run 1:
==> flow/design.v (excerpt) <==
module ether_echo
  (
   input wire         clk,
   input wire         reset,
   input wire [127:0] rx_dataout0,
   input wire [127:0] rx_dataout1,
   input wire [127:0] rx_dataout2,
   input wire [127:0] rx_dataout3,
   input wire         rx_enaout0,
   input wire         rx_sopout0,
   input wire         rx_eopout0,
   input wire         rx_eopout1,
   input wire         rx_eopout2,
   input wire         rx_eopout3,
   input wire [3:0]   rx_mtyout0,
   input wire [3:0]   rx_mtyout1,
   input wire [3:0]   rx_mtyout2,
   input wire [3:0]   rx_mtyout3,
   output wire [511:0] send_data,
   output wire         send_valid,
   output wire         send_sop,
   output wire         send_eop,
   output wire [7:0]   send_mty,
   output wire         tx_kick,
   output wire [13:0]  tx_bytes,
   input wire          cmac_busy,
   input wire          cmac_done,
   input wire          cmac_tx_rdy
   );
    wire [7:0] recv_mty = rx_eopout3 == 1'b1 ? rx_mtyout3
	       : rx_eopout2 == 1'b1 ? rx_mtyout2 + 8'd16
	       : rx_eopout1 == 1'b1 ? rx_mtyout1 + 8'd32
	       : rx_eopout0 == 1'b1 ? rx_mtyout0 + 8'd48
               : 8'd0;
    wire [111:0] ether_header_data;
    wire         ether_header_valid;
    wire [511:0] ether_data_data;
    wire         ether_data_valid;
    wire         ether_data_sop;
    wire         ether_data_eop;
  ...
==> flow/config.mk <==
export PLATFORM = sky130hd
export DESIGN_NAME = ether_echo
export DESIGN_NICKNAME = ether_echo
export VERILOG_FILES = /design/flow/design.v
export SDC_FILE = /design/flow/constraint.sdc
export NUM_CORES = 4
export LEC_CHECK = 0
export CAP_MARGIN = 20
export CORE_ASPECT_RATIO = 0.5
export CORE_MARGIN = 2
export CORE_UTILIZATION = 72
export CTS_CLUSTER_DIAMETER = 396
export CTS_CLUSTER_SIZE = 97
export PLACE_DENSITY = 0.36
export SETUP_SLACK_MARGIN = -0.11
export SLEW_MARGIN = 20
export TNS_END_PERCENT = 5
==> flow/constraint.sdc <==
create_clock -name core_clock -period 1.68 [get_ports {clk}]
set_input_delay 0.3360 -clock core_clock [delete_from_list [all_inputs] [get_ports {clk}]]
set_output_delay 0.3360 -clock core_clock [all_outputs]
set_load 0.01 [all_outputs]
run.sh (not shown) runs the stock make flow with config.mk's settings and CLKGATE_MAP_FILE=.
FAIL run 1 @ global routing: tool exited with error
### run 1 -> run 2
Settings: a change of CORE_UTILIZATION from 72 to 40; a deleted TNS_END_PERCENT that had been 5; a deleted CORE_ASPECT_RATIO that had been 0.5; a deleted CTS_CLUSTER_DIAMETER that had been 396; a deleted SETUP_SLACK_MARGIN that had been -0.11; a deleted CTS_CLUSTER_SIZE that had been 97; a deleted PLACE_DENSITY that had been 0.36; a change of the clock period (ns, I/O delays scaled along) from 1.68 to 4.0.
Comparing run 1 and run 2, number of instances in the placed design is higher on run 2.
Compared with run 1, run 2 shows global placer's final weighted congestion lower by 3.5%.
From run 2 to run 1, maximum clock path buffer count did not move at all.
Run 2 went all the way through synthesis, placement and routing and the layout is clean on timing, DRC and antenna.
Die area, run 2 vs run 1: up by more than half
What run 3 does differently from run 2 at the input level:
Settings: changing CORE_UTILIZATION from 40 to 72; setting MAX_ROUTING_LAYER to met4 for the first time; setting CTS_CLUSTER_SIZE to 74 for the first time; setting CTS_CLUSTER_DIAMETER to 311 for the first time; setting ABC_AREA to 1 for the first time; changing CAP_MARGIN from 20 to 5; changing the clock period (ns, I/O delays scaled along) from 4.0 to 2.18.
Notes after the runs:
Die boundary height, run 3 and run 2, higher one = run 2. Taking run 2 over run 3, the number of clock buffers inserted by TritonCTS ratio works out to 6.9. Relative to run 2, starting density of the core has gone up in run 3. Run 3 vs run 2, count of instantiated cells in the yosys netlist went up by 1592. Delta(number of global-route vias before repair, run 3 - run 2) > 0. Side by side, number of antenna violations at the first check in global routing turned out higher in run 3 than in run 2. Against run 2, pin count of the biggest net entering global routing in run 3 fell by a little under 10%. Of run 2 and run 3, just one finished clean: run 2. Of run 3 and run 2, run 2 shows the higher share of the synthesized netlist area taken by xor and xnor gates, with run 3 below it.
--- input diff run 3..run 4 ---
Settings: putting SETUP_SLACK_MARGIN at 0.53 where nothing was set; clearing ABC_AREA, which used to be 1; clearing MAX_ROUTING_LAYER, which used to be met4; clearing CTS_CLUSTER_SIZE, which used to be 74; swapping 5 for 20 in CAP_MARGIN; swapping 311 for 378 in CTS_CLUSTER_DIAMETER; swapping 2.18 for 2.02 in the clock period (ns, I/O delays scaled along).
[summary]
- Run 4: DPL-0033 in clock tree synthesis -> run aborted
- On proportion of synthesized chip area in sequential cells: run 4 sits above run 3.
- Summary of the comparison: die area is lower in run 4, relative to run 3.
- Compared with run 3, summed standard-cell area reported by yosys in run 4 decreased by a few percent.
- Compared with run 3, run 4 shows yosys stat cell total lower by 16%.
- | horizontal die dimension | lower: run 4 |
- On run 4: simple-gate share of the synthesized area is 0.50 points higher than what run 3 gave.
- Worst setup slack before clock tree synthesis: run 3 and run 4 compared, higher one is run 3
- Run 3 → run 4: multiplexer fraction of the synthesized cell area picked up an extra 2.2 points; synthesized cell count lost 16%.

* * *

run A:
ether_echo again, from the RTL that the note above started with.
clock: 4.0 ns
lec_check: 0
cap_margin: 20
cell_pad_in_sites_global_placement: 3
core_aspect_ratio: 0.73
core_margin: 2
core_utilization: 52
cts_cluster_size: 55
gpl_timing_driven: 0
hold_slack_margin: 0.12
place_density_lb_addon: 0.21
slew_margin: 15
Flow for run A halted at global placement without I/O, error code FLW-0024.
Relative to run A, the following input files were edited for run B:
Settings: PLACE_DENSITY_LB_ADDON removed (was 0.21); CORE_ASPECT_RATIO removed (was 0.73); CTS_CLUSTER_SIZE removed (was 55); CELL_PAD_IN_SITES_GLOBAL_PLACEMENT removed (was 3); CORE_UTILIZATION changed from 52 to 58; GPL_TIMING_DRIVEN removed (was 0); HOLD_SLACK_MARGIN removed (was 0.12); SLEW_MARGIN changed from 15 to 20; the clock period (ns, I/O delays scaled along) changed from 4.0 to 2.02.
Portion of netlist area occupied by mux cells: run B vs run A identical
Taking run A over run B, the die outline width ratio works out to 1.2.
Complex-gate fraction of the synthesized area: run A vs run B — no meaningful difference
Delta (run B minus run A): overall die height climbed 35 um; mean area per synthesized cell held steady; synthesized cell count comparable; number of core rows rose by 11%.
Comparing run A against run B, there is no change at all in xor and xnor area share after synthesis.
Run A: aborted in global placement without I/O (tool error)
Run B finished all stages; however, its layout fails the closing checks, the failures being negative setup slack.
Higher fraction of the core area occupied by cells at floorplan was reported by run B, not run A.
Run B does better than run A on area of the core.
Run B vs run A: chip area down in run B
Setup changes, run B to run C
Settings: CTS_CLUSTER_SIZE newly set to 14; CORE_UTILIZATION changed from 58 to 66; the clock period (ns, I/O delays scaled along) changed from 2.02 to 2.71.
### Flow results
| run C | all stages done | FAIL | negative setup slack |
The number of nets in the layout number comes out higher for run B vs run C.
Run C vs run B: shortest period the worst path allows up
Setup slack, run B and run C: higher on run C
Total via count after detailed routing delta (run C − run B): favourable
Taking run C as 1.0, run B lands at 1.4 on total power.
Hold slack, run B and run C, higher one = run C.
--- input diff run C..run D ---
Settings: removing CTS_CLUSTER_SIZE (formerly 14); changing CORE_UTILIZATION from 66 to 31; changing the clock period (ns, I/O delays scaled along) from 2.71 to 3.64.
Notes after the runs:
Compared with run C, run D shows a die size that is 110% higher. Utilization delta for run D relative to run C: 44 points lower. Comparing run D and run C, the lower maximum fanout along the worst path is on run C. Actual slew at the worst max-slew pin: run D vs run C down 0.0046 ns. Run D went all the way through the flow, and no timing, DRC or antenna check failed. STATUS run=run C STAGES=ALL_DONE FINAL_CHECKS=FAILED CAUSE=negative setup slack. NOTE cell leakage power run C->run D increased slightly. Run D vs. run C: post-CTS setup-driven buffer insertion count decreased 5, total chip power decreased 13 mW. Looking only at post-route worst setup slack, and setting everything else aside, the lower value of run D and run C goes to run C.

* * *

Starting RTL as in the previous note.
clock: 2.23 ns
lec_check: 0
abc_area: 1
cap_margin: 20
core_aspect_ratio: 0.7
core_margin: 2
core_utilization: 72
cts_cluster_diameter: 352
cts_cluster_size: 10
place_density: 0.42
setup_slack_margin: 0.22
slew_margin: 20
tns_end_percent: 10
The starting point aborted during global routing on ODB-0269.
==> next run, changes <==
ABC_AREA = default   (was 1)
CORE_ASPECT_RATIO = default   (was 0.7)
CORE_UTILIZATION = 68   (was 72)
CTS_CLUSTER_DIAMETER = 381   (was 352)
CTS_CLUSTER_SIZE = 31   (was 10)
PLACE_DENSITY = default   (was 0.42)
SETUP_SLACK_MARGIN = -0.22   (was 0.22)
TNS_END_PERCENT = default   (was 10)
clock period = 3.23 ns   (was 2.23 ns; I/O delays follow)
=> The changed run finished with timing, DRC and antenna clean. Die size came out higher by 2.0%. Area after synthesis came out lower by 3.6%. Synthesized cell count came out lower by 16%.
==> next run, changes <==
CORE_UTILIZATION = 40   (was 68)
CTS_CLUSTER_DIAMETER = default   (was 381)
CTS_CLUSTER_SIZE = default   (was 31)
SETUP_SLACK_MARGIN = default   (was -0.22)
clock period = 3.02 ns   (was 3.23 ns; I/O delays follow)
The new run finished clean.
First-iteration DRC count went down by about 30%.
Critical path depth does not change.
Utilization went down by 30 points.
Register-to-register slack gains 0.06 ns.
==> next run, changes <==
CORE_UTILIZATION = 68   (was 40)
CTS_CLUSTER_DIAMETER = 381   (was default)
CTS_CLUSTER_SIZE = 31   (was default)
SETUP_SLACK_MARGIN = -0.25   (was default)
clock period = 3.2 ns   (was 3.02 ns; I/O delays follow)
Wire length shrinks by 3.7%.
Core utilization grows by 31 points.
Count of clock-buffer cells in the layout shrinks by 206.
Power shrinks by 29%.
Sequential cell count does not change.
Worst setup slack is worse by 0.078 ns.
Maximum frequency shrinks by 8.4%.
Cell area shrinks by 6.8%.
Worst hold slack is better by 0.13 ns.
Via count grows by 3.7%.
Sequential power shrinks by about 6%.
==> next run, changes <==
CORE_UTILIZATION = 70   (was 68)
CTS_CLUSTER_DIAMETER = 375   (was 381)
CTS_CLUSTER_SIZE = 14   (was 31)
SETUP_SLACK_MARGIN = default   (was -0.25)
clock period = 2.5 ns   (was 3.2 ns; I/O delays follow)
The changed run reached the layout checks and failed them: setup timing.
Fmax rose by 2.3%.
Routed wire length rose by 17%.
Final area rose by 5.1%.
Sequential power rose by 28%.
Register-to-register slack degrades by 0.63 ns.
Via count rose by 9.4%.
Setup slack degrades by 0.63 ns.
Synthesized area does not change.
Total power rose by 49%.
Power and IR drop assume default switching activity.
